==> flow/design.v (excerpt) <==
module fairArb (
	input logic [15:0] bids,
	output logic [15:0] wins,
	input logic get_next_win,
	input logic clk,
	input logic rst
		);
	parameter SIZE = 3;
	parameter S0=3'b000, S1=3'b001, S2=3'b010, S3=3'b011, S4=3'b100, S5=3'b101, S6=3'b110;
	logic [SIZE-1:0] state;
	logic [SIZE-1:0] next_state;
	logic [3:0] dec1;
	logic [3:0] dec2;
	logic [15:0] bid1;
	logic [15:0] bid2;
	logic [15:0] b [15:0];
	logic [15:0] d [15:0];
	logic [15:0] out_check;
	logic [3:0] new_priority;
	logic [3:0] pr_in;
	logic [15:0] bids_cycle_f;
	logic [3:0] priority_f;
	logic [3:0] priority_d;
	logic [15:0] wins_d;
	logic sB, sD;
	logic [1:0] sC;
	always @ (*) begin
		case (sC)
			2'b00: priority_d = dec2;
			2'b01: priority_d = priority_f;
			2'b10: priority_d = pr_in;
			2'b11: priority_d = 0;
		endcase
	end
	always @ (*) begin
		case (sB)
			1'b0: wins_d = bid1;
			1'b1: wins_d = bid2;
		endcase
	end
	always @ (*) begin
		case (sD)
			1'b0: begin
				bid2 = out_check;
				pr_in = new_priority + 1;
			end
			1'b1: begin
				bid2 = d[priority_f];
				pr_in = priority_f + 1;
			end
		endcase
	end
	always @ (*) begin
		bids_cycle_f = bids;
		next_state = S0;
		new_priority = 4'd0;
		out_check = 16'd0;
		if ((bids_cycle_f & 16'd1) != 16'b0) begin
			bid1 = 16'd1;
		end
		else if ((bids_cycle_f & 16'd2) != 16'b0) begin
			bid1 = 16'd2;
		end
		else if ((bids_cycle_f & 16'd4) != 16'b0) begin
			bid1 = 16'd4;
		end
		else if ((bids_cycle_f & 16'd8) != 16'b0) begin
			bid1 = 16'd8;
		end
		else if ((bids_cycle_f & 16'd16) != 16'b0) begin
			bid1 = 16'd16;
		end
		else if ((bids_cycle_f & 16'd32) != 16'b0) begin
			bid1 = 16'd32;
		end
		else if ((bids_cycle_f & 16'd64) != 16'b0) begin
			bid1 = 16'd64;
		end
		else if ((bids_cycle_f & 16'd128) != 16'b0) begin
			bid1 = 16'd128;
		end
		else if ((bids_cycle_f & 16'd256) != 16'b0) begin
			bid1 = 16'd256;
		end
		else if ((bids_cycle_f & 16'd512) != 16'b0) begin
			bid1 = 16'd512;
		end
		else if ((bids_cycle_f & 16'd1024) != 16'b0) begin
			bid1 = 16'd1024;
		end
		else if ((bids_cycle_f & 16'd2048) != 16'b0) begin
			bid1 = 16'd2048;
  ...
For scale: about 540 cells after synthesis, about 35 I/O pins.
==> flow/config.mk <==
export PLATFORM = sky130hd
export DESIGN_NAME = fairArb
export DESIGN_NICKNAME = fairArb
export VERILOG_FILES = /design/flow/design.v
export SDC_FILE = /design/flow/constraint.sdc
export NUM_CORES = 4
export LEC_CHECK = 0
export ABC_AREA = 1
export CAP_MARGIN = 20
export CORE_MARGIN = 2
export CORE_UTILIZATION = 60
export CTS_CLUSTER_DIAMETER = 239
export PLACE_DENSITY = 0.37
export SLEW_MARGIN = 20
==> flow/constraint.sdc <==
create_clock -name core_clock -period 3.81 [get_ports {clk}]
set_input_delay 0.7620 -clock core_clock [delete_from_list [all_inputs] [get_ports {clk}]]
set_output_delay 0.7620 -clock core_clock [all_outputs]
set_load 0.01 [all_outputs]
run.sh (not shown) runs the stock make flow with config.mk's settings and CLKGATE_MAP_FILE=.
Edit:
--- a/flow/config.mk
+++ b/flow/config.mk
@@ -9,6 +9,7 @@
 export CAP_MARGIN = 20
+export CORE_ASPECT_RATIO = 0.5
 export CORE_MARGIN = 2
 export CORE_UTILIZATION = 60
-export CTS_CLUSTER_DIAMETER = 239
-export PLACE_DENSITY = 0.37
+export HOLD_SLACK_MARGIN = -0.07
 export SLEW_MARGIN = 20
+export TNS_END_PERCENT = 5
==> flow/constraint.sdc (replaced) <==
create_clock -name core_clock -period 4.0 [get_ports {clk}]
set_input_delay 0.8000 -clock core_clock [delete_from_list [all_inputs] [get_ports {clk}]]
set_output_delay 0.8000 -clock core_clock [all_outputs]
set_load 0.01 [all_outputs]
What happened: Worst hold slack improved by 0.015 ns. Total power fell by about 6%. Via count went down by 2.4%. Setup slack is better by 0.19 ns. Cell area went down by about 0.32%. Flip-flop count is unchanged. Die area rises by about 0.64%. Global-route usage came out lower by 0.94 points.
Edit:
--- a/flow/config.mk
+++ b/flow/config.mk
@@ -7,8 +7,7 @@
 export LEC_CHECK = 0
-export ABC_AREA = 1
-export CAP_MARGIN = 20
-export CORE_ASPECT_RATIO = 0.5
+export CAP_MARGIN = 35
 export CORE_MARGIN = 2
-export CORE_UTILIZATION = 60
-export HOLD_SLACK_MARGIN = -0.07
+export CORE_UTILIZATION = 65
+export CTS_CLUSTER_DIAMETER = 52
+export SETUP_SLACK_MARGIN = 0.65
 export SLEW_MARGIN = 20
After rerunning:
- The changed run aborted during global routing (5_1_grt)
- die size shrinks by a little under a tenth
- synthesized area barely changes
- synthesized cell count shrinks by a quarter to a third
Edit:
--- a/flow/config.mk
+++ b/flow/config.mk
@@ -7,7 +7,6 @@
 export LEC_CHECK = 0
-export CAP_MARGIN = 35
+export CAP_MARGIN = 20
 export CORE_MARGIN = 2
-export CORE_UTILIZATION = 65
-export CTS_CLUSTER_DIAMETER = 52
-export SETUP_SLACK_MARGIN = 0.65
+export CORE_UTILIZATION = 57
+export SETUP_SLACK_MARGIN = 0.71
 export SLEW_MARGIN = 20
=> The new run went through all stages and came out clean. Synthesized cell count is unchanged. Die size increases by roughly a tenth. Area after synthesis stays the same.
Edit:
--- a/flow/config.mk
+++ b/flow/config.mk
@@ -10,3 +10,3 @@
 export CORE_UTILIZATION = 57
-export SETUP_SLACK_MARGIN = 0.71
+export SETUP_SLACK_MARGIN = 0.65
 export SLEW_MARGIN = 20
What happened:
- The new run completed with no timing, DRC or antenna violations
- clock skew stays flat
- cell area decreases by about 1.6%
- routed wire length decreases by about 12%
- die size is unchanged
- synthesized area stays the same
- setup slack gains 0.19 ns
- critical path depth does not change
Power figures rest on the tool's default switching activity, not on a simulated workload.
